==> flow/design.v <==
module cordic_magphase #(
    parameter integer INPUT_WIDTH      = 16,
    parameter integer INT_WIDTH        = 32,
    parameter integer ITERATIONS       = 32,
    parameter integer GAIN_FRAC_BITS   = 28,
    parameter integer OUTPUT_FRAC_BITS = 14
) (
    input  wire                          clk,
    input  wire                          rst_n,
    input  wire                          start,
    input  wire signed [INPUT_WIDTH-1:0] x_in,
    input  wire signed [INPUT_WIDTH-1:0] y_in,
    output reg                           busy,
    output reg                           done,
    output reg  signed [INT_WIDTH-1:0]   magnitude,
    output reg  signed [INT_WIDTH-1:0]   phase
);
    localparam IDLE         = 2'd0;
    localparam ITERATE      = 2'd1;
    localparam POST_PROCESS = 2'd2;
    localparam DONE_STATE   = 2'd3;
    reg [1:0] state, state_next;
    reg signed [INT_WIDTH-1:0] x_reg, y_reg, x_next, y_next;
    reg signed [INT_WIDTH-1:0] z_reg, z_next;
    reg [5:0]                  iter_cnt, iter_cnt_next;
    reg signed [1:0] pi_correction, pi_correction_next;  
    localparam [31:0] PI_CONST32    = 32'h3243F6A8;  
    localparam [31:0] TWOPI_CONST32 = 32'h6487ED51;  
    localparam [31:0] K_INV32       = 32'd162600000;
    localparam signed [INT_WIDTH-1:0] PI_CONST    = {{(INT_WIDTH-32){PI_CONST32[31]}}, PI_CONST32};
    localparam signed [INT_WIDTH-1:0] TWOPI_CONST = {{(INT_WIDTH-32){TWOPI_CONST32[31]}}, TWOPI_CONST32};
    localparam signed [INT_WIDTH-1:0] K_INV       = {{(INT_WIDTH-32){K_INV32[31]}}, K_INV32};
    function signed [31:0] atan_lut;
        input [4:0] idx;
        begin
            case (idx)
                4'd0:  atan_lut = 32'sh0C90FDAA;
                4'd1:  atan_lut = 32'sh076B19C1;
                4'd2:  atan_lut = 32'sh03EB6EBF;
                4'd3:  atan_lut = 32'sh01FD5BA9;
                4'd4:  atan_lut = 32'sh00FFAAE0;
                4'd5:  atan_lut = 32'sh007FF55B;
                4'd6:  atan_lut = 32'sh003FFEA8;
                4'd7:  atan_lut = 32'sh001FFFDA;
                4'd8:  atan_lut = 32'sh000FFFEF;
                4'd9:  atan_lut = 32'sh0007FFFF;
                4'd10: atan_lut = 32'sh0003FFFF;
                4'd11: atan_lut = 32'sh0001FFFF;
                4'd12: atan_lut = 32'sh0000FFFF;
                4'd13: atan_lut = 32'sh00007FFF;
                4'd14: atan_lut = 32'sh00003FFF;
                4'd15: atan_lut = 32'sh00001FFF;  
                5'd16: atan_lut = 32'sh00000FFF;  
                5'd17: atan_lut = 32'sh000007FF;  
                5'd18: atan_lut = 32'sh000003FF;  
                5'd19: atan_lut = 32'sh000001FF;  
                5'd20: atan_lut = 32'sh000000FF;  
                5'd21: atan_lut = 32'sh0000007F;  
                5'd22: atan_lut = 32'sh0000003F;  
                5'd23: atan_lut = 32'sh0000001F;  
                5'd24: atan_lut = 32'sh0000000F;  
                5'd25: atan_lut = 32'sh00000007;  
                5'd26: atan_lut = 32'sh00000003;  
                5'd27: atan_lut = 32'sh00000001;  
                default: atan_lut = 32'sh00000000;  
            endcase
        end
    endfunction
    wire signed [47:0] mag_prod = x_reg * K_INV;  
    wire signed [INT_WIDTH-1:0] mag_corr = mag_prod >>> GAIN_FRAC_BITS;
    reg  signed [INT_WIDTH-1:0] phase_tmp;
    always @(posedge clk or negedge rst_n) begin
        if (!rst_n) begin
            state     <= IDLE;
            busy      <= 1'b0;
            done      <= 1'b0;
            x_reg     <= 0;
            y_reg     <= 0;
            z_reg     <= 0;
            iter_cnt  <= 0;
            magnitude <= 0;
            phase     <= 0;
            pi_correction <= 2'sd0;
        end else begin
            state    <= state_next;
            x_reg    <= x_next;
            y_reg    <= y_next;
            z_reg    <= z_next;
            iter_cnt <= iter_cnt_next;
            pi_correction <= pi_correction_next;
            busy     <= (state_next != IDLE) && (state_next != DONE_STATE);
            done     <= (state_next == DONE_STATE);
            if (state_next == DONE_STATE) begin
                magnitude <= ((mag_corr < 0) ? -mag_corr : mag_corr) << OUTPUT_FRAC_BITS;
                case (pi_correction)
                    -2'sd1: phase_tmp = z_next - PI_CONST;
                    2'sd0:  phase_tmp = z_next;
                    default: phase_tmp = z_next + PI_CONST;
                endcase
                if (phase_tmp > PI_CONST)
                    phase_tmp = phase_tmp - TWOPI_CONST;
                else if (phase_tmp < -PI_CONST)
                    phase_tmp = phase_tmp + TWOPI_CONST;
                phase <= phase_tmp;
            end
        end
    end
    always @* begin
        state_next          = state;
        x_next              = x_reg;
        y_next              = y_reg;
        z_next              = z_reg;
        iter_cnt_next       = iter_cnt;
        pi_correction_next  = pi_correction;
        case (state)
            IDLE, DONE_STATE: begin
                if (start) begin
                    x_next = {{(INT_WIDTH-INPUT_WIDTH){x_in[INPUT_WIDTH-1]}}, x_in};
                    y_next = {{(INT_WIDTH-INPUT_WIDTH){y_in[INPUT_WIDTH-1]}}, y_in};
                    if (x_next < 0) begin
                        x_next = -x_next;
                        y_next = -y_next;
                        pi_correction_next = (y_next >= 0) ? 2'sd1 : -2'sd1;
                    end else begin
                        pi_correction_next = 2'sd0;
                    end
                    z_next        = 0;
                    iter_cnt_next = 0;
                    state_next    = ITERATE;
                end else begin
                    state_next    = IDLE;
                end
            end
            ITERATE: begin
                if (iter_cnt < ITERATIONS) begin
                    if (y_reg >= 0) begin
                        x_next = x_reg + (y_reg >>> iter_cnt);
                        y_next = y_reg - (x_reg >>> iter_cnt);
                        z_next = z_reg + atan_lut(iter_cnt[4:0]);
                    end else begin
                        x_next = x_reg - (y_reg >>> iter_cnt);
                        y_next = y_reg + (x_reg >>> iter_cnt);
                        z_next = z_reg - atan_lut(iter_cnt[4:0]);
                    end
                    iter_cnt_next = iter_cnt + 1'b1;
                    if (iter_cnt == ITERATIONS-1)
                        state_next = POST_PROCESS;
                end else begin
                    state_next = POST_PROCESS;
                end
            end
            POST_PROCESS: begin
                state_next = DONE_STATE;
            end
            default: state_next = IDLE;
        endcase
    end
endmodule
==> flow/run.sh <==
#!/bin/bash
# the make line also repeats each setting of config.mk as NAME=value (left out here)
make -C /OpenROAD-flow-scripts/flow DESIGN_CONFIG=/design/flow/config.mk WORK_HOME=/design/flow/orfs CLKGATE_MAP_FILE= finish
==> flow/config.mk <==
export PLATFORM = sky130hd
export DESIGN_NAME = cordic_magphase
export DESIGN_NICKNAME = cordic_magphase
export VERILOG_FILES = /design/flow/design.v
export SDC_FILE = /design/flow/constraint.sdc
export NUM_CORES = 4
export LEC_CHECK = 0
export CAP_MARGIN = 20
export CORE_MARGIN = 2
export CORE_UTILIZATION = 20
export SLEW_MARGIN = 20
==> flow/constraint.sdc <==
create_clock -name core_clock -period 30.3 [get_ports {clk}]
set_input_delay 6.0600 -clock core_clock [delete_from_list [all_inputs] [get_ports {clk}]]
set_output_delay 6.0600 -clock core_clock [all_outputs]
set_load 0.01 [all_outputs]
==> results of run 1 <==
[per-layer routing]
layer | GRT usage | vias to the layer above | wire, um
li1 | - | 12890 | -
met1 | 0.1767 | 13280 | 45520
met2 | 0.1939 | 994 | 43210
met3 | 0.02967 | 138 | 7614
met4 | 0.03517 | 8 | 2163
met5 | 0.01276 | - | 288
[layout make-up]
cell class	count	area share
multi-input cells	2939	0.7097
repair buffers	148	0.03963
inverters	359	0.04023
clock inverters	15	0.005678
flip-flops and latches	160	0.1200
clock buffers	17	0.01270
well taps	1930	0.07209
[through the flow]
stage               setup WS [ns]  instance area (sq um)
floorplan                   19.30                  29910
global placement            17.24                  32880
detailed placement          17.04                  32880
CTS                         17.63                  33490
global route                17.09                  33500
finish                      17.38                  33500
==> metrics.csv, run 1 <==
metric;value;unit
status;no timing/DRC/antenna violations;
hold path cells;1;
crit path DRT;30.71;ns
yosys stat area;29870;sq um
Post-CTS Hold Buffers;0;
largest net degree at the start of global routing;84;
synthesized cell area;29870;sq um
Mapped Avg Cell Area;8.239;sq um
CTS resizes;0;
Synth Area in Compound Gates;0.2129;
crit path capture;phase[4];
CTS max path bufs;2;
post-layout util;0.2263;
row cnt;141;
fa+ha+maj area frac;0.2660;
Hold Path End;phase[31];
1st-pass router iterations;7;
top cells by count;ha_1 (355), inv_1 (355), nand2_1 (355);
CTS sink count;160;
Top-area cell share;0.1487;
Avg WL per Cell;17.75;um
min-delay src;phase[31];
CP bufs+invs;3;
n_diodes;0;
top cells, area;ha_1 (15%), dfrtp_1 (13%), fa_1 (12%);
XOR/XNOR Area Share;0.07210;
delay-heaviest family, CP;AND-OR/OR-AND gates;
Final Skew;0.01759;ns
ys async rst share;1.000;
Reg area;4019;sq um
Yosys Instances;3625;
TritonCTS buffer count;17;
Crit path depth;21;
Post-synth regs;160;
Post-synth EDFFs;0;
GPL Wtd Cong;0.9028;
Hold Fails Final Rpt;0;
maxcap violations;0;
cell type with the largest total area;ha_1;
final net count;4190;
Reg2Reg Depth;36;
CP Launch Point;start;
CTS tree;done;
worst hold path class;reg -> reg;
chain of cells forming the critical path;clkdlybuf4s50_1, or3b_1, and2_1, a32oi_1, inv_1, ha_1, o21a_1, o31a_1, o2111ai_1, a21oi_1, o21ai_0, o211a_1, o31a_1, xnor2_1, and2_1, a21oi_1, nor2_1, buf_4, o32ai_1, xor2_1, mux2_2;
die extent in x;390.4;um
Least-Margin Pin Slew;1.112;ns
Final period util;0.4265;
Log Warnings;43;
R2R Setup Slk;19.77;ns
detailed placement HPWL;77030;um
final count of negative-setup-slack endpoints;0;
DP Cell Count;5536;
Iter 0 DRT Violations;2260;
Syn Inst Count;3625;
Tmin final;12.92;ns
slew margin rel.;0.2585;
Setup CP Type;in -> reg;
I/O pins;101;
Yosys warning total;1;
Die Ht;390.4;um
top comb family, area;adder cells;
CP max stage cell;a21oi_1;
Die ar.;152400;sq um
Core Area;148000;sq um
Worst-Skew Late Latency;0.52;ns
unrepaired setup endpoints after global routing;no;
CP max stage delay;0.85;ns
Cell Count, Final, Fillers Out;5568;
Synth Seq Share;0.1341;
# port buffers;86;
dominant register cell;dfrtp_1;
Worst R2R End;phase[4];
Worst-path clk slew;0.08;ns
crit start category;input port;
antenna-violating nets left;0;
worst r2r src;iter_cnt[1];
Filler Cell Count;16150;
DRC violations left;0;
logic area;23770;sq um
critical-path maximum fanout;21;
Layout area overhead;12.15;%
H-tree Lvls;4;
simple share;0.1618;
vias;27310;
FP Core Util;0.2018;
root buf cell;clkbuf_16;
maximum clock rate;77.38;MHz
arrival time of the worst setup path;13.33;ns
Critical Path Sink Type;register;
antenna violations before repair;4;
overall routed net length;98810;um
GRT Overall Usage;0.1271;
fin. max-slew vios;0;
synth unique cells;115;
mux share;0.07989;
Hold WS;0.4854;ns
first-pass GRT wire length;153000;um
setup bufs post-CTS;0;
total gr overflow;0;
setup_tns;0;ns
vias in the first global route;26020;
Vias per Instance;4.904;
==> run 2, diff against run 1 <==
ABC_AREA = 1   (was not set)
CORE_UTILIZATION = 72   (was 20)
CTS_CLUSTER_DIAMETER = 349   (was not set)
CTS_CLUSTER_SIZE = 10   (was not set)
PLACE_DENSITY = 0.42   (was not set)
SETUP_SLACK_MARGIN = 2.22   (was not set)
TNS_END_PERCENT = 20   (was not set)
clock period = 8.03 ns   (was 30.3 ns; I/O delays follow)
==> run 2 against run 1 <==
The flow now stops in global routing. Die size is 69% lower. Area after synthesis is 9.3% higher. Synthesized cell count is 42% higher.
==> metrics.csv, run 2 <==
metric;value;unit;change
Mapped Avg Cell Area;6.358;sq um;-23%
Yosys warning total;1;;unchanged
die extent in x;216.9;um;-44%
GPL Wtd Cong;1.065;;+18%
Yosys Instances;5135;;+42%
synth unique cells;64;;-44%
Top-area cell share;0.1711;;+0.02236
GRT Overall Usage;0.7521;;
fa+ha+maj area frac;0.2434;;-0.02266
DP Worst Slack;0.6646;ns;-16.37 ns
Failed at;global routing;;
status;did not finish;;
TritonCTS buffer count;17;;unchanged
XOR/XNOR Area Share;0.05258;;-0.01952
detailed placement HPWL;85960;um;+12%
synthesized cell area;32650;sq um;+9.3%
# port buffers;86;;unchanged
Syn Inst Count;5135;;+42%
FP Core Util;0.7241;;+0.5223
total gr overflow;54;;
I/O pins;101;;unchanged
top cells, area;nand2_1 (17%), ha_1 (14%), dfrtp_1 (12%);;
CTS sink count;160;;unchanged
most frequent cell after synthesis;nand2_1;;
dominant register cell;dfrtp_1;;
Die Ht;216.9;um;-44%
top cells by count;nand2_1 (1488), inv_1 (783), nor2_1 (375);;
yosys stat area;32650;sq um;+9.3%
Post-CTS Hold Buffers;0;;unchanged
Synth Area in Compound Gates;0.1465;;-0.06647
Post-synth EDFFs;0;;unchanged
ys async rst share;1.000;;unchanged
Err;[ERROR GRT-0232] Routing congestion too high. Check the congestion heatmap in the GUI.;;
row cnt;78;;-45%
simple share;0.3038;;+0.1420
cell type with the largest total area;nand2_1;;
Synth Seq Share;0.1227;;-0.01143
root buf cell;clkbuf_16;;
top comb family, area;simple AND/OR/NAND/NOR gates;;
H-tree Lvls;4;;unchanged
Die ar.;47060;sq um;-69%
Core Area;45090;sq um;-70%
Post-synth regs;160;;unchanged
mux share;0.01054;;-0.06935
CTS max path bufs;2;;unchanged
[run 2: layer usage]
metal,overflow,GRT usage
met2,26,0.9077
met5,0,0.3875
met3,1,0.6143
met1,3,0.7834
met4,24,0.6447
[run 2: per-stage QoR]
step | instance area (sq um) | utilization | cells | hold slack, ns
CTS | 37670 | 0.8354 | 5909 | 0.4742
global placement | 34280 | 0.7604 | 5705 | 0.4618
floorplan | 33300 | - | 5148 | 0.3487
detailed placement | 34280 | 0.7604 | 5705 | 0.4642
[run 2: repair_timing]
| item | in CTS |
|---|---|
| setup endpoints to repair | 56 |
| pin swaps | 137 |
| resized | 356 |
| hold endpoints to repair | 0 |
| gates cloned | 15 |
| setup buffers | 158 |
==> run 3, diff against run 2 <==
CELL_PAD_IN_SITES_DETAIL_PLACEMENT = 0   (was not set)
CELL_PAD_IN_SITES_GLOBAL_PLACEMENT = 0   (was not set)
CORE_ASPECT_RATIO = 0.85   (was not set)
CTS_CLUSTER_DIAMETER = 170   (was 349)
CTS_CLUSTER_SIZE = not set   (was 10)
HOLD_SLACK_MARGIN = -0.1   (was not set)
PLACE_DENSITY = 0.76   (was 0.42)
SETUP_SLACK_MARGIN = -0.6   (was 2.22)
SLEW_MARGIN = 15   (was 20)
TNS_END_PERCENT = not set   (was 20)
clock period = 5.94 ns   (was 8.03 ns; I/O delays follow)
==> run 3 against run 2 <==
Area after synthesis did not move. Die size is essentially flat. The flow again stops in global routing. Synthesized cell count did not move.
==> metrics.csv, run 3 <==
metric;value;unit;change
synth unique cells;64;;unchanged
dominant register cell;dfrtp_1;;
detailed placement HPWL;90590;um;+5.4%
Top-area cell share;0.1711;;unchanged
Yosys warning total;1;;unchanged
top cells by count;nand2_1 (1488), inv_1 (783), nor2_1 (375);;
yosys stat area;32650;sq um;unchanged
Post-synth EDFFs;0;;unchanged
Yosys Instances;5135;;unchanged
top cells, area;nand2_1 (17%), ha_1 (14%), dfrtp_1 (12%);;
Syn Inst Count;5135;;unchanged
Die Ht;200.3;um;-7.7%
Post-synth regs;160;;unchanged
CTS sink count;160;;unchanged
GPL Wtd Cong;1.085;;+1.9%
Mapped Avg Cell Area;6.358;sq um;unchanged
CTS max path bufs;2;;unchanged
Synth Area in Compound Gates;0.1465;;unchanged
XOR/XNOR Area Share;0.05258;;unchanged
ys async rst share;1.000;;unchanged
FP Core Util;0.7335;;+0.009466
status;did not finish;;
root buf cell;clkbuf_16;;
Core Area;44510;sq um;-1.3%
most frequent cell after synthesis;nand2_1;;
die extent in x;235.0;um;+8.3%
Synth Seq Share;0.1227;;unchanged
Die ar.;47070;sq um;about the same
Err;[ERROR GRT-0232] Routing congestion too high. Check the congestion heatmap in the GUI.;;
DP Cell Count;6225;;+9.1%
top comb family, area;simple AND/OR/NAND/NOR gates;;
fa+ha+maj area frac;0.2434;;unchanged
GRT Overall Usage;0.8521;;
cell type with the largest total area;nand2_1;;
TritonCTS buffer count;17;;unchanged
Failed at;global routing;;
row cnt;71;;-9.0%
I/O pins;101;;unchanged
H-tree Lvls;4;;unchanged
# port buffers;86;;unchanged
simple share;0.3038;;unchanged
total gr overflow;245;;
mux share;0.01054;;unchanged
synthesized cell area;32650;sq um;unchanged
-- run 3: what timing repair did --
action | 4_1_cts
hold buffers | 0
setup endpoints to repair | 42
resized | 79
gates cloned | 1
pin swaps | 27
hold endpoints to repair | 0
setup buffers | 8
-- run 3: stage by stage --
stage                     setup WS, ns    util  area [sq um]  TNS [ns]
after floorplan                -0.5987       -         32700    -23.05
after global placement         -0.6153  0.8498         37820    -20.00
after detailed placement       -0.9199  0.8498         37820    -31.53
after CTS                      -0.5991  0.8735         38880    -27.53
-- run 3: metal layers --
| metal | GRT overflow | track usage |
|---|---|---|
| met1 | 16 | 0.8560 |
| met2 | 114 | 0.9606 |
| met3 | 19 | 0.7557 |
| met4 | 94 | 0.8311 |
| met5 | 2 | 0.5636 |
==> run 4, diff against run 3 <==
ABC_AREA = not set   (was 1)
CELL_PAD_IN_SITES_DETAIL_PLACEMENT = not set   (was 0)
CELL_PAD_IN_SITES_GLOBAL_PLACEMENT = not set   (was 0)
CORE_ASPECT_RATIO = not set   (was 0.85)
CORE_UTILIZATION = 40   (was 72)
CTS_CLUSTER_DIAMETER = not set   (was 170)
HOLD_SLACK_MARGIN = not set   (was -0.1)
PLACE_DENSITY = not set   (was 0.76)
SETUP_SLACK_MARGIN = not set   (was -0.6)
SLEW_MARGIN = 20   (was 15)
clock period = 13.2 ns   (was 5.94 ns; I/O delays follow)
==> run 4 against run 3 <==
The run now finishes clean. Area after synthesis shrank 8.5%. Die size grew 63%. Synthesized cell count shrank 29%.
==> metrics.csv, run 4 <==
metric;value;unit;change
Synth Seq Share;0.1341;;+0.01143
slew margin rel.;0.3565;;
final worst setup slack;3.350;ns;
mux share;0.07989;;+0.06935
Critical Path Sink Type;register;;
Worst-Skew Late Latency;0.50;ns;
synth unique cells;115;;+80%
Core Area;74200;sq um;+67%
Final Skew;0.02283;ns;
critical-path maximum fanout;42;;
1st-pass router iterations;6;;
Avg WL per Cell;19.89;um;
XOR/XNOR Area Share;0.07210;;+0.01952
Setup CP Type;reg -> reg;;
Yosys Instances;3625;;-29%
CTS sink count;160;;unchanged
vias in the first global route;25650;;
FP Core Util;0.4025;;-0.3310
maximum clock rate;101.5;MHz;
Hold Path End;phase[31];;
Synth Area in Compound Gates;0.2129;;+0.06647
yosys stat area;29870;sq um;-8.5%
Yosys warning total;1;;unchanged
Crit path depth;36;;
Worst-path clk slew;0.09;ns;
delay-heaviest family, CP;AND-OR/OR-AND gates;;
GPL Wtd Cong;0.9306;;-14%
final net count;4182;;
root buf cell;clkbuf_16;;
Hold Fails Final Rpt;0;;
ys async rst share;1.000;;unchanged
fa+ha+maj area frac;0.2660;;+0.02266
crit path DRT;13.58;ns;
antenna-violating nets left;0;;
status;no timing/DRC/antenna violations;;
die extent in x;277.3;um;+18%
total gr overflow;0;;
Post-synth regs;160;;unchanged
vias;26840;;
DP Cell Count;4567;;-27%
# port buffers;86;;unchanged
worst r2r src;iter_cnt[0];;
antenna violations before repair;1;;
R2R Setup Slk;3.35;ns;
Cell Count, Final, Fillers Out;4600;;
crit start category;register;;
cell type with the largest total area;ha_1;;
Iter 0 DRT Violations;2317;;
detailed placement HPWL;70390;um;-22%
Post-synth EDFFs;0;;unchanged
TritonCTS buffer count;17;;unchanged
crit-path most repeated cell;a21oi_1;;
Reg area;4020;sq um;
arrival time of the worst setup path;10.23;ns;
CP bufs+invs;4;;
Final period util;0.7462;;
top cells, area;ha_1 (15%), dfrtp_1 (13%), fa_1 (12%);;
setup bufs post-CTS;0;;-8
logic area;23770;sq um;
H-tree Lvls;4;;unchanged
dominant register cell;dfrtp_1;;
Vias per Instance;5.834;;
largest net degree at the start of global routing;84;;
DRC violations left;0;;
Layout area overhead;7.985;%;
Hold WS;0.4893;ns;
GRT Overall Usage;0.2364;;
Log Warnings;43;;
CP Launch Point;iter_cnt[0];;
first-pass GRT wire length;145400;um;
hold path cells;1;;
fin. max-slew vios;0;;
min-delay src;phase[31];;
CTS resizes;0;;-100%
top comb family, area;adder cells;;
CP max stage delay;0.76;ns;
CP max stage cell;a31oi_4;;
Reg2Reg Depth;36;;
I/O pins;101;;unchanged
Syn Inst Count;3625;;-29%
final count of negative-setup-slack endpoints;0;;
Least-Margin Pin Slew;0.9642;ns;
post-layout util;0.4347;;
maxcap violations;0;;
Post-CTS Hold Buffers;0;;unchanged
top cells by count;ha_1 (355), inv_1 (355), nand2_1 (355);;
Top-area cell share;0.1487;;-0.02236
Tmin final;9.850;ns;
Die Ht;277.3;um;+38%
Die ar.;76870;sq um;+63%
synthesized cell area;29870;sq um;-8.5%
CTS tree;done;;
worst hold path class;reg -> reg;;
row cnt;100;;+41%
DP Worst Slack;3.474;ns;+4.394 ns
CTS max path bufs;2;;unchanged
Filler Cell Count;7453;;
simple share;0.1618;;-0.1420
setup_tns;0;ns;
overall routed net length;91500;um;
Worst R2R End;phase[4];;
Mapped Avg Cell Area;8.239;sq um;+30%
unrepaired setup endpoints after global routing;no;;
crit path capture;phase[4];;
-- run 4: through the flow --
| stage | instance area, sq um |
|---|---|
| after floorplan | 29910 |
| after global placement | 31620 |
| after detailed placement | 31620 |
| after CTS | 32250 |
| after global routing | 32250 |
| final | 32250 |
-- run 4: final cells by class --
class	count	area share
clock inverters	14	0.005819
flip-flops and latches	160	0.1247
multi-input cells	2939	0.7372
inverters	359	0.04178
clock buffers	18	0.01362
repair buffers	140	0.03930
diodes	1	0.00007759
well taps	969	0.03759
-- run 4: metal layers --
metal	vias to the layer above	share of wire	GRT usage	routed length [um]
met2	785	0.48	0.3975	43910
li1	12880	-	-	-
met5	-	0	0	0
met4	0	0.022	0.06661	2011
met3	125	0.049	0.02897	4453
met1	13050	0.45	0.3188	41120
==> run 5, diff against run 4 <==
ABC_AREA = 1   (was not set)
CORE_UTILIZATION = 72   (was 40)
TNS_END_PERCENT = 10   (was not set)
clock period = 6.06 ns   (was 13.2 ns; I/O delays follow)
==> run 5 against run 4 <==
Synthesized cell count is 42% higher. Area after synthesis increased by 9.3%. The flow now stops in global routing. Die size is 39% lower.
==> metrics.csv, run 5 <==
metric;value;unit;change
status;did not finish;;
Failed at;global routing;;
Err;[ERROR GRT-0232] Routing congestion too high. Check the congestion heatmap in the GUI.;;
Post-synth regs;160;;unchanged
Top-area cell share;0.1711;;+0.02236
CTS max path bufs;2;;unchanged
top cells, area;nand2_1 (17%), ha_1 (14%), dfrtp_1 (12%);;
total gr overflow;208;;
Syn Inst Count;5135;;+42%
yosys stat area;32650;sq um;+9.3%
detailed placement HPWL;86570;um;+23%
top cells by count;nand2_1 (1488), inv_1 (783), nor2_1 (375);;
root buf cell;clkbuf_16;;
TritonCTS buffer count;17;;unchanged
Post-CTS Hold Buffers;0;;unchanged
Core Area;45090;sq um;-39%
row cnt;78;;-22%
Die Ht;216.9;um;-22%
mux share;0.01054;;-0.06935
CTS sink count;160;;unchanged
Yosys warning total;1;;unchanged
Synth Area in Compound Gates;0.1465;;-0.06647
XOR/XNOR Area Share;0.05258;;-0.01952
cell type with the largest total area;nand2_1;;
GPL Wtd Cong;1.158;;+24%
most frequent cell after synthesis;nand2_1;;
H-tree Lvls;4;;unchanged
FP Core Util;0.7241;;+0.3216
# port buffers;86;;unchanged
dominant register cell;dfrtp_1;;
synthesized cell area;32650;sq um;+9.3%
Mapped Avg Cell Area;6.358;sq um;-23%
die extent in x;216.9;um;-22%
DP Cell Count;6159;;+35%
Die ar.;47060;sq um;-39%
fa+ha+maj area frac;0.2434;;-0.02266
I/O pins;101;;unchanged
synth unique cells;64;;-44%
simple share;0.3038;;+0.1420
ys async rst share;1.000;;unchanged
Post-synth EDFFs;0;;unchanged
top comb family, area;simple AND/OR/NAND/NOR gates;;
Yosys Instances;5135;;+42%
GRT Overall Usage;0.7999;;
Synth Seq Share;0.1227;;-0.01143
run 5: timing repair:
action | 4_1_cts
endpoints found under the setup margin | 49
resized | 70
setup buffers | 11
pin swaps | 27
run 5: routing by layer:
metal / GRT usage / GRT overflow
met3: 0.6619 / 5
met5: 0.3438 / 0
met2: 0.9564 / 115
met1: 0.7953 / 7
met4: 0.8025 / 81
run 5: per-stage QoR:
step / worst slack, ns / util / setup TNS [ns] / area, sq um
floorplan: -0.01268 / - / -0.02122 / 33080
global placement: -0.3826 / 0.8334 / -12.10 / 37580
detailed placement: -0.7319 / 0.8334 / -24.63 / 37580
CTS: -0.4743 / 0.8540 / -16.00 / 38500
==> run 6, diff against run 5 <==
CTS_CLUSTER_DIAMETER = 199   (was not set)
CTS_CLUSTER_SIZE = 28   (was not set)
MAX_ROUTING_LAYER = met4   (was not set)
PLACE_DENSITY_LB_ADDON = 0.01   (was not set)
TNS_END_PERCENT = not set   (was 10)
clock period = 12.3 ns   (was 6.06 ns; I/O delays follow)
==> run 6 against run 5 <==
Now clean on timing, DRC and antenna. Synthesized cell count unchanged. Die size is the same. Area after synthesis unchanged.
==> metrics.csv, run 6 <==
metric;value;unit;change
final worst setup slack;3.383;ns;
DRC violations left;0;;
overall routed net length;111500;um;
largest net degree at the start of global routing;73;;
min-delay src;magnitude[26];;
Hold Path End;magnitude[26];;
Critical Path Sink Type;register;;
DP Worst Slack;3.782;ns;+4.514 ns
worst r2r src;iter_cnt[2];;
delay-heaviest family, CP;simple AND/OR/NAND/NOR gates;;
top comb family, area;simple AND/OR/NAND/NOR gates;;
detailed placement HPWL;86350;um;-0.26%
CP Launch Point;iter_cnt[2];;
Hold Fails Final Rpt;0;;
cell type with the largest total area;nand2_1;;
CTS tree;done;;
Crit path depth;49;;
final net count;5676;;
simple share;0.3038;;unchanged
Worst-Skew Late Latency;0.51;ns;
TritonCTS buffer count;17;;unchanged
Die Ht;216.9;um;unchanged
first-pass GRT wire length;177600;um;
Core Area;45090;sq um;unchanged
R2R Setup Slk;3.38;ns;
critical-path maximum fanout;58;;
Avg WL per Cell;19.47;um;
Worst R2R End;phase[17];;
vias;35740;;
slew margin rel.;0.2368;;
CP max stage cell;a21oi_1;;
dominant register cell;dfrtp_1;;
arrival time of the worst setup path;9.32;ns;
most frequent cell after synthesis;nand2_1;;
Die ar.;47060;sq um;unchanged
final count of negative-setup-slack endpoints;0;;
XOR/XNOR Area Share;0.05258;;unchanged
Mapped Avg Cell Area;6.358;sq um;unchanged
total gr overflow;0;;
FP Core Util;0.7241;;unchanged
status;no timing/DRC/antenna violations;;
Reg2Reg Depth;49;;
post-layout util;0.7589;;
worst hold path class;reg -> reg;;
H-tree Lvls;4;;unchanged
antenna-violating nets left;0;;
maximum clock rate;112.1;MHz;
Least-Margin Pin Slew;1.142;ns;
yosys stat area;32650;sq um;unchanged
CTS max path bufs;2;;unchanged
fa+ha+maj area frac;0.2434;;unchanged
1st-pass router iterations;10;;
GRT Overall Usage;0.4886;;
Yosys Instances;5135;;unchanged
Layout area overhead;4.814;%;
setup_tns;0;ns;
Final Skew;0.01625;ns;
Vias per Instance;6.241;;
Iter 0 DRT Violations;5060;;
crit path capture;phase[17];;
maxcap violations;0;;
Setup CP Type;reg -> reg;;
vias in the first global route;34710;;
ys async rst share;1.000;;unchanged
mux share;0.01054;;unchanged
top cells, area;nand2_1 (17%), ha_1 (14%), dfrtp_1 (12%);;
Post-synth regs;160;;unchanged
Final period util;0.7249;;
top cells by count;nand2_1 (1488), inv_1 (783), nor2_1 (375);;
Post-synth EDFFs;0;;unchanged
Syn Inst Count;5135;;unchanged
I/O pins;101;;unchanged
Log Warnings;44;;
Post-CTS Hold Buffers;0;;unchanged
Synth Seq Share;0.1227;;unchanged
crit path DRT;12.70;ns;
Top-area cell share;0.1711;;unchanged
hold path cells;2;;
crit-path most repeated cell;nand2_1;;
setup bufs post-CTS;0;;-11
Worst-path clk slew;0.07;ns;
synth unique cells;64;;unchanged
CP max stage delay;0.79;ns;
Yosys warning total;1;;unchanged
antenna violations before repair;3;;
fin. max-slew vios;0;;
unrepaired setup endpoints after global routing;no;;
CTS resizes;0;;-100%
GPL Wtd Cong;1.034;;-11%
CP bufs+invs;7;;
Tmin final;8.917;ns;
crit start category;register;;
root buf cell;clkbuf_16;;
synthesized cell area;32650;sq um;unchanged
Synth Area in Compound Gates;0.1465;;unchanged
# port buffers;86;;unchanged
die extent in x;216.9;um;unchanged
CTS sink count;160;;unchanged
row cnt;78;;unchanged
==> run 6: layer usage <==
layer | vias to the layer above | wire length (um) | global-route usage | share of wire
met4 | 0 | 6953 | 0.2616 | 0.062
met3 | 653 | 13820 | 0.1121 | 0.12
met1 | 16060 | 42950 | 0.6047 | 0.39
met2 | 2600 | 47790 | 0.7439 | 0.43
met5 | - | 0 | - | 0
li1 | 16430 | - | - | -
==> run 6: through the flow <==
stage                     cell area (sq um)  hold WS (ns)  std cells
after floorplan                       32700        0.3487       5148
after global placement                33640        0.4625       5692
after detailed placement              33640        0.4647       5692
after CTS                             34210        0.4832       5724
after global routing                  34220        0.5035       5727
final                                 34220        0.4812       5727
==> run 6: cell type report <==
class,count,area (sq um)
well taps,600,750.7
inverters,814,3063
clock inverters,13,126.4
repair buffers,111,1050
flip-flops and latches,160,4010
clock buffers,19,442.9
diodes,3,7.507
multi-input cells,4007,24770
fillers,3565,10870
==> run 7, diff against run 6 <==
ABC_AREA = not set   (was 1)
CELL_PAD_IN_SITES_DETAIL_PLACEMENT = 0   (was not set)
CELL_PAD_IN_SITES_GLOBAL_PLACEMENT = 0   (was not set)
CORE_ASPECT_RATIO = 0.85   (was not set)
CORE_MARGIN = 5   (was 2)
CTS_CLUSTER_DIAMETER = 170   (was 199)
CTS_CLUSTER_SIZE = 30   (was 28)
MAX_ROUTING_LAYER = not set   (was met4)
PLACE_DENSITY_LB_ADDON = not set   (was 0.01)
SETUP_SLACK_MARGIN = 1.09   (was not set)
clock period = 7.91 ns   (was 12.3 ns; I/O delays follow)
==> run 7 against run 6 <==
The flow now stops in global routing. Die size shrank 3.0%. Area after synthesis is 8.5% lower. Synthesized cell count decreased by 29%.
==> metrics.csv, run 7 <==
metric;value;unit;change
total gr overflow;918;;
top cells by count;ha_1 (355), inv_1 (355), nand2_1 (355);;
synth unique cells;115;;+80%
detailed placement HPWL;77330;um;-10%
Mapped Avg Cell Area;8.239;sq um;+30%
TritonCTS buffer count;17;;unchanged
top comb family, area;adder cells;;
Syn Inst Count;3625;;-29%
Post-CTS Hold Buffers;0;;unchanged
GRT Overall Usage;0.9102;;
XOR/XNOR Area Share;0.07210;;+0.01952
status;did not finish;;
CTS sink count;160;;unchanged
# port buffers;86;;unchanged
simple share;0.1618;;-0.1420
top cells, area;ha_1 (15%), dfrtp_1 (13%), fa_1 (12%);;
ys async rst share;1.000;;unchanged
yosys stat area;29870;sq um;-8.5%
root buf cell;clkbuf_16;;
Post-synth EDFFs;0;;unchanged
Die ar.;45670;sq um;-3.0%
cell type with the largest total area;ha_1;;
Post-synth regs;160;;unchanged
GPL Wtd Cong;1.057;;+2.3%
Failed at;global routing;;
row cnt;68;;-13%
Err;[ERROR GRT-0232] Routing congestion too high. Check the congestion heatmap in the GUI.;;
fa+ha+maj area frac;0.2660;;+0.02266
mux share;0.07989;;+0.06935
Yosys warning total;1;;unchanged
synthesized cell area;29870;sq um;-8.5%
Yosys Instances;3625;;-29%
FP Core Util;0.7313;;+0.007230
Die Ht;197.8;um;-8.8%
I/O pins;101;;unchanged
die extent in x;230.9;um;+6.4%
H-tree Lvls;4;;unchanged
Synth Area in Compound Gates;0.2129;;+0.06647
dominant register cell;dfrtp_1;;
Core Area;40840;sq um;-9.4%
Top-area cell share;0.1487;;-0.02236
Synth Seq Share;0.1341;;+0.01143
CTS max path bufs;2;;unchanged
## run 7: repair_timing
action,4_1_cts
gates resized,365
pin swaps,157
cloned,7
setup buffers,141
endpoints found under the setup margin,68
## run 7: through the flow
stage	instance area, sq um	setup slack [ns]	std cells	hold slack [ns]
4_1_cts	35600	0.4748	4366	0.4868
3_5_place_dp	31880	-0.2427	4186	0.4686
3_3_place_gp	31880	0.1064	4186	0.4689
2_1_floorplan	30350	0.5647	3638	0.3629
## run 7: routing by layer
metal  GRT overflow  track usage
met4            299       0.9463
met1             71       0.8717
met3            109       0.8549
met5             11       0.6854
met2            428        1.003
==> run 8, diff against run 7 <==
CAP_MARGIN = 5   (was 20)
CELL_PAD_IN_SITES_DETAIL_PLACEMENT = 2   (was 0)
CELL_PAD_IN_SITES_GLOBAL_PLACEMENT = 1   (was 0)
CORE_ASPECT_RATIO = not set   (was 0.85)
CORE_MARGIN = 2   (was 5)
CORE_UTILIZATION = 30   (was 72)
CTS_CLUSTER_DIAMETER = 37   (was 170)
CTS_CLUSTER_SIZE = 94   (was 30)
GPL_ROUTABILITY_DRIVEN = 0   (was not set)
GPL_TIMING_DRIVEN = 1   (was not set)
MAX_ROUTING_LAYER = met4   (was not set)
MIN_ROUTING_LAYER = met2   (was not set)
PLACE_DENSITY_LB_ADDON = 0.1   (was not set)
SETUP_SLACK_MARGIN = -1.44   (was 1.09)
SLEW_MARGIN = 5   (was 20)
TNS_END_PERCENT = 5   (was not set)
clock period = 20.0 ns   (was 7.91 ns; I/O delays follow)
==> run 8 against run 7 <==
The run now finishes clean. Die size rose by 120%. Area after synthesis did not move. Synthesized cell count did not move.
==> metrics.csv, run 8 <==
metric;value;unit;change
status;no timing/DRC/antenna violations;;
Post-DP Area;32080;sq um;+0.62%
Yosys warning total;1;;unchanged
Avg WL per Cell;23.77;um;
row cnt;115;;+69%
ys async rst share;1.000;;unchanged
maxcap violations;0;;
detailed placement HPWL;89880;um;+16%
Final period util;0.5261;;
vias;38030;;
Iter 0 DRT Violations;4891;;
CP max stage cell;dfrtp_4;;
maximum clock rate;95.04;MHz;
Synth Area in Compound Gates;0.2129;;unchanged
Reg2Reg Depth;36;;
Syn Inst Count;3625;;unchanged
crit path capture;phase[11];;
arrival time of the worst setup path;10.99;ns;
Setup CP Type;reg -> reg;;
Reg area;4024;sq um;
CTS tree;done;;
Post-synth EDFFs;0;;unchanged
total gr overflow;0;;
Worst R2R End;phase[11];;
worst hold path class;reg -> reg;;
Hold WS;0.4883;ns;
Mapped Avg Cell Area;8.239;sq um;unchanged
largest net degree at the start of global routing;87;;
Final Skew;0.03284;ns;
1st-pass router iterations;8;;
Top-area cell share;0.1487;;unchanged
CP max stage delay;0.77;ns;
R2R Setup Slk;9.48;ns;
Layout area overhead;9.506;%;
worst r2r src;iter_cnt[0];;
Filler Cell Count;11320;;
first-pass GRT wire length;180400;um;
synth unique cells;115;;unchanged
antenna-violating nets left;0;;
Critical Path Sink Type;register;;
Post-synth regs;160;;unchanged
XOR/XNOR Area Share;0.07210;;unchanged
Tmin final;10.52;ns;
die extent in x;319.5;um;+38%
synthesized cell area;29870;sq um;unchanged
DRC violations left;0;;
final net count;4190;;
vias in the first global route;44580;;
Worst-Skew Late Latency;0.55;ns;
top cells by count;ha_1 (355), inv_1 (355), nand2_1 (355);;
H-tree Lvls;4;;unchanged
fa+ha+maj area frac;0.2660;;unchanged
critical-path maximum fanout;43;;
FP Core Util;0.3030;;-0.4283
top comb family, area;adder cells;;
# port buffers;86;;unchanged
Vias per Instance;7.715;;
delay-heaviest family, CP;AND-OR/OR-AND gates;;
Synth Seq Share;0.1341;;unchanged
CTS resizes;0;;-100%
Post-CTS Hold Buffers;0;;unchanged
logic area;23770;sq um;
Hold Fails Final Rpt;0;;
root buf cell;clkbuf_16;;
crit start category;register;;
unrepaired setup endpoints after global routing;no;;
CP Launch Point;iter_cnt[0];;
GRT Overall Usage;0.3600;;
overall routed net length;117200;um;
yosys stat area;29870;sq um;unchanged
fin area;32710;sq um;
TritonCTS buffer count;17;;unchanged
min-delay src;phase[31];;
Worst-path clk slew;0.09;ns;
final count of negative-setup-slack endpoints;0;;
cell type with the largest total area;ha_1;;
dominant register cell;dfrtp_1;;
Die Ht;319.5;um;+62%
setup bufs post-CTS;0;;-100%
CTS sink count;160;;unchanged
Log Warnings;43;;
slew margin rel.;0.2886;;
top cells, area;ha_1 (15%), dfrtp_1 (13%), fa_1 (12%);;
antenna violations before repair;0;;
mux share;0.07989;;unchanged
CTS max path bufs;2;;unchanged
Least-Margin Pin Slew;1.067;ns;
crit-path most repeated cell;ha_1;;
Die ar.;102100;sq um;+120%
Core Area;98560;sq um;+140%
CP bufs+invs;4;;
setup_tns;0;ns;
Crit path depth;36;;
fin. max-slew vios;0;;
Yosys Instances;3625;;unchanged
crit path DRT;20.47;ns;
I/O pins;101;;unchanged
Hold Path End;phase[31];;
simple share;0.1618;;unchanged
hold path cells;1;;
[run 8: area by class of cell]
class                           instances  area share
Timing Repair Buffer                  148     0.04067
Clock buffer                           17     0.01301
Multi-Input combinational cell       2939      0.7267
Clock inverter                         15    0.005892
Antenna cell                            4   0.0003061
Inverter                              359     0.04120
Tap cell                             1287     0.04924
Sequential cell                       160      0.1230
[run 8: per-layer routing]
metal / share of wire / wire (um) / vias to the layer above / track usage
met5: 0 / 0 / - / -
met4: 0.056 / 6504 / 0 / 0.04591
met3: 0.41 / 47950 / 677 / 0.4591
met2: 0.54 / 62730 / 11160 / 0.4291
met1: 0 / 0 / 13430 / -
li1: - / - / 12760 / -
[run 8: metrics by stage]
stage / setup WS, ns / cells / utilization
finish: 9.478 / 4929 / 0.3318
global route: 8.598 / 4925 / 0.3317
CTS: 9.868 / 4925 / 0.3317
detailed placement: 9.327 / 4893 / 0.3254
global placement: 9.601 / 4893 / 0.3254
floorplan: 11.06 / 3638 / -
==> run 9, diff against run 8 <==
ABC_AREA = 1   (was not set)
CAP_MARGIN = 20   (was 5)
CELL_PAD_IN_SITES_DETAIL_PLACEMENT = not set   (was 2)
CELL_PAD_IN_SITES_GLOBAL_PLACEMENT = not set   (was 1)
CORE_UTILIZATION = 72   (was 30)
CTS_CLUSTER_DIAMETER = 352   (was 37)
CTS_CLUSTER_SIZE = 100   (was 94)
GPL_ROUTABILITY_DRIVEN = not set   (was 0)
GPL_TIMING_DRIVEN = not set   (was 1)
MAX_ROUTING_LAYER = not set   (was met4)
MIN_ROUTING_LAYER = not set   (was met2)
PLACE_DENSITY = 0.42   (was not set)
PLACE_DENSITY_LB_ADDON = not set   (was 0.1)
SETUP_SLACK_MARGIN = -0.27   (was -1.44)
SLEW_MARGIN = 20   (was 5)
TNS_END_PERCENT = not set   (was 5)
clock period = 18.8 ns   (was 20.0 ns; I/O delays follow)
==> run 9 against run 8 <==
Worst setup slack improved by 0.13 ns. Clock skew fell by 0.020 ns. Count of clock-buffer cells in the layout rose by 3. Synthesized cell count rose by 42%. Global-route usage rose by 9.0 points. Sequential cell count did not move. Routed wire length fell by 9.0%. Design area rose by 4.7%.
==> metrics.csv, run 9 <==
metric;value;unit;change
arrival time of the worst setup path;9.59;ns;-1.40 ns
Vias per Instance;6.111;;-21%
Worst-path clk slew;0.07;ns;-0.02 ns
synth unique cells;64;;-44%
Critical Path Sink Type;register;;
hold path cells;2;;+1
Die ar.;47060;sq um;-54%
crit start category;register;;
Crit path depth;47;;+31%
worst hold path class;reg -> reg;;
R2R Setup Slk;9.60;ns;+0.13 ns
CP max stage delay;1.07;ns;+0.30 ns
Log Warnings;48;;+12%
die extent in x;216.9;um;-32%
most frequent cell after synthesis;nand2_1;;
Yosys Instances;5135;;+42%
Die Ht;216.9;um;-32%
CP bufs+invs;5;;+1
Post-synth regs;160;;unchanged
vias in the first global route;33010;;-26%
Final period util;0.4892;;-0.03694
first-pass GRT wire length;168500;um;-6.6%
Final Skew;0.01239;ns;-0.02045 ns
vias;34980;;-8.0%
Reg2Reg Depth;47;;+31%
critical-path maximum fanout;58;;+35%
antenna-violating nets left;0;;unchanged
simple share;0.3038;;+0.1420
XOR/XNOR Area Share;0.05258;;-0.01952
Hold Fails Final Rpt;0;;unchanged
Synth Area in Compound Gates;0.1465;;-0.06647
Avg WL per Cell;18.62;um;-22%
GRT Overall Usage;0.4504;;+0.09039
antenna violations before repair;2;;+2
maximum clock rate;108.7;MHz;+14%
Layout area overhead;4.879;%;
ys async rst share;1.000;;unchanged
yosys stat area;32650;sq um;+9.3%
row cnt;78;;-32%
detailed placement HPWL;83540;um;-7.1%
DRC violations left;0;;unchanged
maxcap violations;0;;unchanged
Tmin final;9.196;ns;-1.326 ns
Post-synth EDFFs;0;;unchanged
Syn Inst Count;5135;;+42%
final net count;5674;;+35%
dominant register cell;dfrtp_1;;
mux share;0.01054;;-0.06935
Iter 0 DRT Violations;4073;;-17%
CTS sink count;160;;unchanged
1st-pass router iterations;6;;-2
crit path capture;phase[16];;
top cells, area;nand2_1 (17%), ha_1 (14%), dfrtp_1 (12%);;
fa+ha+maj area frac;0.2434;;-0.02266
# port buffers;86;;unchanged
overall routed net length;106600;um;-9.0%
status;no timing/DRC/antenna violations;;
cell type with the largest total area;nand2_1;;
final count of negative-setup-slack endpoints;0;;unchanged
synthesized cell area;32650;sq um;+9.3%
FP Core Util;0.7241;;+0.4211
TritonCTS buffer count;17;;unchanged
slew margin rel.;0.2754;;-0.01317
CTS resizes;0;;unchanged
Top-area cell share;0.1711;;+0.02236
setup_tns;0;ns;unchanged
CP max stage cell;dfrtp_2;;
CTS tree;done;;
largest net degree at the start of global routing;104;;+20%
min-delay src;phase[8];;
Setup CP Type;reg -> reg;;
crit-path most repeated cell;nand2_1;;
total gr overflow;0;;unchanged
GPL Wtd Cong;1.070;;
Mapped Avg Cell Area;6.358;sq um;-23%
CP Launch Point;iter_cnt[2];;
I/O pins;101;;unchanged
delay-heaviest family, CP;simple AND/OR/NAND/NOR gates;;
H-tree Lvls;4;;unchanged
unrepaired setup endpoints after global routing;no;;
crit path DRT;19.20;ns;-1.27 ns
Hold Path End;phase[8];;
root buf cell;clkbuf_16;;
Post-CTS Hold Buffers;0;;unchanged
setup bufs post-CTS;0;;unchanged
Least-Margin Pin Slew;1.086;ns;+0.01855 ns
worst r2r src;iter_cnt[2];;
Worst R2R End;phase[16];;
Yosys warning total;1;;unchanged
top cells by count;nand2_1 (1488), inv_1 (783), nor2_1 (375);;
fin. max-slew vios;0;;unchanged
CTS max path bufs;2;;unchanged
Synth Seq Share;0.1227;;-0.01143
Core Area;45090;sq um;-54%
top comb family, area;simple AND/OR/NAND/NOR gates;;
Worst-Skew Late Latency;0.50;ns;-0.05 ns
[run 9: metrics by stage]
| step | utilization | instances | area [sq um] | hold slack [ns] | worst slack (ns) |
|---|---|---|---|---|---|
| 3_3_place_gp | 0.7457 | 5689 | 33620 | 0.4635 | 9.419 |
| 6_report | 0.7594 | 5724 | 34240 | 0.4778 | 9.604 |
| 3_5_place_dp | 0.7458 | 5689 | 33630 | 0.4642 | 9.560 |
| 5_1_grt | 0.7594 | 5723 | 34240 | 0.4987 | 8.789 |
| 2_1_floorplan | - | 5148 | 32700 | 0.3487 | 11.71 |
| 4_1_cts | 0.7588 | 5721 | 34210 | 0.4834 | 9.632 |
[run 9: per-layer routing]
layer,global-route usage,wire length [um],vias to the layer above
li1,-,-,16430
met1,0.5881,42840,16020
met2,0.7092,46250,2083
met3,0.08623,11450,453
met4,0.2393,6058,0
met5,0,0,-
[run 9: cell type report]
| class | instances | area (sq um) |
|---|---|---|
| clock buffers | 20 | 466.7 |
| clock inverters | 12 | 120.1 |
| fillers | 3662 | 10850 |
| repair buffers | 109 | 1042 |
| inverters | 814 | 3063 |
| multi-input cells | 4007 | 24780 |
| well taps | 600 | 750.7 |
| flip-flops and latches | 160 | 4010 |
| diodes | 2 | 5.005 |
==> run 10, diff against run 9 <==
ABC_AREA = 0   (was 1)
CAP_MARGIN = 35   (was 20)
CELL_PAD_IN_SITES_DETAIL_PLACEMENT = 0   (was not set)
CELL_PAD_IN_SITES_GLOBAL_PLACEMENT = 1   (was not set)
CORE_ASPECT_RATIO = 1.18   (was not set)
CORE_MARGIN = 8   (was 2)
CORE_UTILIZATION = 55   (was 72)
CTS_CLUSTER_DIAMETER = not set   (was 352)
CTS_CLUSTER_SIZE = not set   (was 100)
GPL_ROUTABILITY_DRIVEN = 0   (was not set)
GPL_TIMING_DRIVEN = 0   (was not set)
PLACE_DENSITY = not set   (was 0.42)
PLACE_DENSITY_LB_ADDON = 0.23   (was not set)
SETUP_SLACK_MARGIN = 1.06   (was -0.27)
clock period = 11.5 ns   (was 18.8 ns; I/O delays follow)
==> run 10 against run 9 <==
Clock skew grew 0.0085 ns. Hold slack lost 0.055 ns. Fmax decreased by 10%. Worst setup slack got worse by 8.3 ns. Via count decreased by 16%. Count of clock-buffer cells in the layout decreased by 2. Still clean on timing, DRC and antenna. Synthesized cell count decreased by 29%.
==> metrics.csv, run 10 <==
metric;value;unit;change
CP Launch Point;iter_cnt[4];;
Reg2Reg Depth;36;;-23%
DRC violations left;0;;unchanged
Final Skew;0.02084;ns;+0.008454 ns
Yosys Instances;3625;;-29%
Post-synth EDFFs;0;;unchanged
Setup CP Type;reg -> reg;;
antenna-violating nets left;0;;unchanged
# port buffers;85;;-1.2%
Syn Inst Count;3625;;-29%
Log Warnings;43;;-10%
yosys stat area;29870;sq um;-8.5%
worst r2r src;iter_cnt[4];;
post-layout util;0.6013;;-0.1581
row cnt;93;;+19%
delay-heaviest family, CP;AND-OR/OR-AND gates;;
detailed placement HPWL;84130;um;+0.71%
fin. max-slew vios;0;;unchanged
min-delay src;state[1];;
Synth Seq Share;0.1341;;+0.01143
hold path cells;0;;-2
Avg WL per Cell;24.06;um;+29%
Top-area cell share;0.1487;;-0.02236
mux share;0.07989;;+0.06935
H-tree Lvls;4;;unchanged
critical-path maximum fanout;10;;-83%
Post-synth regs;160;;unchanged
Synth Area in Compound Gates;0.2129;;+0.06647
CTS tree;done;;
Tmin final;10.24;ns;+1.046 ns
dominant register cell;dfrtp_1;;
1st-pass router iterations;8;;+2
Vias per Instance;6.563;;+7.4%
simple share;0.1618;;-0.1420
crit start category;register;;
Layout area overhead;8.932;%;
fa+ha+maj area frac;0.2660;;+0.02266
ys async rst share;1.000;;unchanged
antenna violations before repair;2;;unchanged
synth unique cells;115;;+80%
CP max stage delay;0.73;ns;-0.34 ns
slew margin rel.;0.3366;;+0.06116
CP bufs+invs;9;;+4
cell type with the largest total area;ha_1;;
Hold Path End;state[3];;
final net count;4323;;-24%
FP Core Util;0.5520;;-0.1721
Worst-Skew Late Latency;0.52;ns;+0.02 ns
CP max stage cell;clkbuf_1;;
Worst-path clk slew;0.08;ns;about the same
die extent in x;230.5;um;+6.3%
Mapped Avg Cell Area;8.239;sq um;+30%
crit-path most repeated cell;clkbuf_1;;
unrepaired setup endpoints after global routing;no;;
DP Cell Count;4443;;-22%
worst hold path class;reg -> reg;;
Worst R2R End;phase[3];;
Reg area;4006;sq um;about the same
largest net degree at the start of global routing;86;;-17%
Crit path depth;36;;-23%
GRT Overall Usage;0.3385;;-0.1119
total gr overflow;0;;unchanged
Core Area;54110;sq um;+20%
maxcap violations;0;;unchanged
Filler Cell Count;4964;;+36%
CTS max path bufs;2;;unchanged
final count of negative-setup-slack endpoints;0;;unchanged
maximum clock rate;97.63;MHz;-10%
Cell Count, Final, Fillers Out;4485;;-22%
overall routed net length;107900;um;+1.2%
Post-CTS Hold Buffers;0;;unchanged
R2R Setup Slk;1.26;ns;-8.35 ns
I/O pins;101;;unchanged
root buf cell;clkbuf_16;;
CTS sink count;160;;unchanged
status;no timing/DRC/antenna violations;;
Die Ht;269.1;um;+24%
Final period util;0.8907;;+0.4015
crit path DRT;11.88;ns;-7.32 ns
top cells, area;ha_1 (15%), dfrtp_1 (13%), fa_1 (12%);;
TritonCTS buffer count;17;;unchanged
logic area;23820;sq um;-3.9%
XOR/XNOR Area Share;0.07210;;+0.01952
Die ar.;62040;sq um;+32%
first-pass GRT wire length;165800;um;-1.6%
Hold Fails Final Rpt;0;;unchanged
synthesized cell area;29870;sq um;-8.5%
Least-Margin Pin Slew;0.9952;ns;-0.09055 ns
top cells by count;ha_1 (355), inv_1 (355), nand2_1 (355);;
Critical Path Sink Type;register;;
Yosys warning total;1;;unchanged
crit path capture;phase[3];;
top comb family, area;adder cells;;
Iter 0 DRT Violations;3421;;-16%
arrival time of the worst setup path;10.62;ns;+1.03 ns
vias;29430;;-16%
vias in the first global route;29280;;-11%
setup_tns;0;ns;unchanged
run 10: final cells by class:
type	count	share of cell area
tap	712	0.02738
buffer	180	0.02654
antenna	2	0.0001538
timing repair buffer	101	0.03223
clock buffer	18	0.01319
inverter	359	0.04154
sequential	160	0.1231
multi-input combinational	2939	0.7321
clock inverter	14	0.003769
run 10: through the flow:
stage          area, sq um  setup WS, ns  hold slack (ns)
2_1_floorplan        29910         2.629           0.3629
3_3_place_gp         31660        0.2160           0.3917
3_5_place_dp         31800       0.08687           0.4136
4_1_cts              32380         1.060           0.4251
5_1_grt              32530         1.056           0.4535
6_report             32530         1.257           0.4230
run 10: what timing repair did:
item	4_1_cts	5_1_grt
gates resized	8	21
hold endpoints to repair	0	0
buffers inserted	0	3
pin swaps	0	2
endpoints found under the setup margin	32	32
run 10: routing by layer:
metal	wire length [um]	vias up	share of wire	GRT usage
li1	-	13170	-	-
met1	39890	14040	0.37	0.3927
met2	49150	1708	0.46	0.5494
met3	10550	516	0.098	0.09413
met4	8287	2	0.077	0.2071
met5	51	-	0.00047	0.007206
==> run 11, diff against run 10 <==
ABC_AREA = not set   (was 0)
CAP_MARGIN = 20   (was 35)
CELL_PAD_IN_SITES_GLOBAL_PLACEMENT = 0   (was 1)
CORE_ASPECT_RATIO = 0.85   (was 1.18)
CORE_MARGIN = 2   (was 8)
CORE_UTILIZATION = 72   (was 55)
CTS_CLUSTER_DIAMETER = 24   (was not set)
CTS_CLUSTER_SIZE = 59   (was not set)
GPL_ROUTABILITY_DRIVEN = not set   (was 0)
GPL_TIMING_DRIVEN = not set   (was 0)
MAX_ROUTING_LAYER = met4   (was not set)
PLACE_DENSITY_LB_ADDON = 0.03   (was 0.23)
SETUP_SLACK_MARGIN = -0.6   (was 1.06)
clock period = 6.12 ns   (was 11.5 ns; I/O delays follow)
==> run 11 against run 10 <==
The flow now stops in clock tree synthesis. Area after synthesis did not move. Die size decreased by 30%. Synthesized cell count unchanged.
==> metrics.csv, run 11 <==
metric;value;unit;change
top cells by count;ha_1 (355), inv_1 (355), nand2_1 (355);;
cell type with the largest total area;ha_1;;
Mapped Avg Cell Area;8.239;sq um;unchanged
FP Core Util;0.7328;;+0.1809
Yosys warning total;1;;unchanged
Err;[ERROR DPL-0033] detailed placement checks failed during check placement.;;
Failed at;clock tree synthesis;;
GPL Wtd Cong;1.152;;
row cnt;68;;-27%
simple share;0.1618;;unchanged
detailed placement HPWL;98090;um;+17%
die extent in x;224.9;um;-2.4%
synth unique cells;115;;unchanged
Die Ht;191.8;um;-29%
ys async rst share;1.000;;unchanged
status;did not finish;;
fa+ha+maj area frac;0.2660;;unchanged
I/O pins;101;;unchanged
Post-synth regs;160;;unchanged
XOR/XNOR Area Share;0.07210;;unchanged
Top-area cell share;0.1487;;unchanged
Syn Inst Count;3625;;unchanged
Post-synth EDFFs;0;;unchanged
top cells, area;ha_1 (15%), dfrtp_1 (13%), fa_1 (12%);;
dominant register cell;dfrtp_1;;
top comb family, area;adder cells;;
Die ar.;43130;sq um;-30%
Core Area;40750;sq um;-25%
Synth Seq Share;0.1341;;unchanged
Synth Area in Compound Gates;0.2129;;unchanged
DP Worst Slack;-1.734;ns;-1.820 ns
Yosys Instances;3625;;unchanged
mux share;0.07989;;unchanged
# port buffers;86;;+1.2%
synthesized cell area;29870;sq um;unchanged
yosys stat area;29870;sq um;unchanged
run 11: through the flow:
step / cells / TNS [ns] / area [sq um] / utilization
after floorplan: 3638 / -42.18 / 30370 / -
after global placement: 4926 / -48.31 / 37480 / 0.9196
after detailed placement: 4926 / -84.29 / 37480 / 0.9196
==> run 12, diff against run 11 <==
ABC_AREA = 1   (was not set)
CELL_PAD_IN_SITES_DETAIL_PLACEMENT = not set   (was 0)
CELL_PAD_IN_SITES_GLOBAL_PLACEMENT = not set   (was 0)
CORE_ASPECT_RATIO = not set   (was 0.85)
CORE_UTILIZATION = 62   (was 72)
CTS_CLUSTER_DIAMETER = 352   (was 24)
CTS_CLUSTER_SIZE = 100   (was 59)
MAX_ROUTING_LAYER = not set   (was met4)
PLACE_DENSITY_LB_ADDON = not set   (was 0.03)
SETUP_SLACK_MARGIN = not set   (was -0.6)
TNS_END_PERCENT = 30   (was not set)
clock period = 11.6 ns   (was 6.12 ns; I/O delays follow)
==> run 12 against run 11 <==
The run now finishes clean. Area after synthesis is 9.3% higher. Synthesized cell count increased by 42%. Die size is 26% higher.
==> metrics.csv, run 12 <==
metric;value;unit;change
status;no timing/DRC/antenna violations;;
CP max stage delay;0.81;ns;
min-delay src;magnitude[23];;
Yosys Instances;5135;;+42%
setup_tns;0;ns;
Synth Seq Share;0.1227;;-0.01143
R2R Setup Slk;2.86;ns;
CP Launch Point;iter_cnt[0];;
top cells by count;nand2_1 (1488), inv_1 (783), nor2_1 (375);;
vias;33170;;
Iter 0 DRT Violations;3085;;
final count of negative-setup-slack endpoints;0;;
critical-path maximum fanout;48;;
arrival time of the worst setup path;9.17;ns;
Synth Area in Compound Gates;0.1465;;-0.06647
Crit path depth;41;;
antenna-violating nets left;0;;
crit start category;register;;
total gr overflow;0;;
Top-area cell share;0.1711;;+0.02236
CP bufs+invs;3;;
Tmin final;8.740;ns;
Post-synth regs;160;;unchanged
first-pass GRT wire length;161000;um;
cell type with the largest total area;nand2_1;;
Filler Cell Count;5046;;
DRC violations left;0;;
Cell Count, Final, Fillers Out;5813;;
H-tree Lvls;4;;
CTS sink count;160;;
CTS tree;done;;
hold path cells;2;;
overall routed net length;100600;um;
DP Worst Slack;2.686;ns;+4.420 ns
Setup CP Type;reg -> reg;;
XOR/XNOR Area Share;0.05258;;-0.01952
CTS max path bufs;2;;
maximum clock rate;114.4;MHz;
detailed placement HPWL;80320;um;-18%
Vias per Instance;5.706;;
Final Skew;0.01536;ns;
# port buffers;86;;unchanged
GRT Overall Usage;0.3732;;
FP Core Util;0.6238;;-0.1091
Yosys warning total;1;;unchanged
Mapped Avg Cell Area;6.358;sq um;-23%
Post-synth EDFFs;0;;unchanged
Syn Inst Count;5135;;+42%
ys async rst share;1.000;;unchanged
synth unique cells;64;;-44%
fa+ha+maj area frac;0.2434;;-0.02266
Worst-path clk slew;0.07;ns;
Post-CTS Hold Buffers;0;;
setup bufs post-CTS;0;;
root buf cell;clkbuf_16;;
Critical Path Sink Type;register;;
antenna violations before repair;3;;
Worst-Skew Late Latency;0.51;ns;
final net count;5676;;
top cells, area;nand2_1 (17%), ha_1 (14%), dfrtp_1 (12%);;
DP Cell Count;5780;;+17%
worst hold path class;reg -> reg;;
crit path DRT;12.03;ns;
Die ar.;54510;sq um;+26%
Log Warnings;45;;
unrepaired setup endpoints after global routing;no;;
worst r2r src;iter_cnt[0];;
crit path capture;phase[6];;
synthesized cell area;32650;sq um;+9.3%
Avg WL per Cell;17.31;um;
delay-heaviest family, CP;simple AND/OR/NAND/NOR gates;;
CP max stage cell;dfrtp_2;;
GPL Wtd Cong;1.046;;-9.2%
maxcap violations;0;;
vias in the first global route;30860;;
1st-pass router iterations;6;;
Core Area;52340;sq um;+28%
simple share;0.3038;;+0.1420
largest net degree at the start of global routing;72;;
Final period util;0.7535;;
slew margin rel.;0.3433;;
Layout area overhead;5.377;%;
CTS resizes;0;;
die extent in x;233.5;um;+3.8%
top comb family, area;simple AND/OR/NAND/NOR gates;;
yosys stat area;32650;sq um;+9.3%
Worst R2R End;phase[6];;
TritonCTS buffer count;17;;
final worst setup slack;2.860;ns;
fin. max-slew vios;0;;
Die Ht;233.5;um;+22%
I/O pins;101;;unchanged
crit-path most repeated cell;nand2_1;;
Least-Margin Pin Slew;0.9840;ns;
Hold Fails Final Rpt;0;;
Hold Path End;magnitude[23];;
dominant register cell;dfrtp_1;;
mux share;0.01054;;-0.06935
Reg2Reg Depth;41;;
most frequent cell after synthesis;nand2_1;;
Hold WS;0.4793;ns;
row cnt;84;;+24%
run 12: metal layers:
layer / vias to the layer above / GRT usage / share of wire
met5: - / 0 / 0.00022
met3: 188 / 0.06433 / 0.086
met2: 1375 / 0.5676 / 0.43
li1: 16420 / - / -
met1: 15190 / 0.5381 / 0.46
met4: 4 / 0.1151 / 0.029
run 12: through the flow:
| stage | util | cell area [sq um] |
|---|---|---|
| after floorplan | - | 32700 |
| after global placement | 0.6449 | 33750 |
| after detailed placement | 0.6450 | 33760 |
| after CTS | 0.6572 | 34400 |
| after global routing | 0.6573 | 34400 |
| final | 0.6573 | 34400 |
run 12: final cells by class:
class,instances,area (sq um),share of cell area
multi-input cells,4007,24780,0.7202
flip-flops and latches,160,4010,0.1166
inverters,814,3063,0.08903
repair buffers,111,1050,0.03051
well taps,688,860.8,0.02502
clock buffers,17,425.4,0.01237
clock inverters,15,214.0,0.006219
diodes,1,2.502,0.00007274
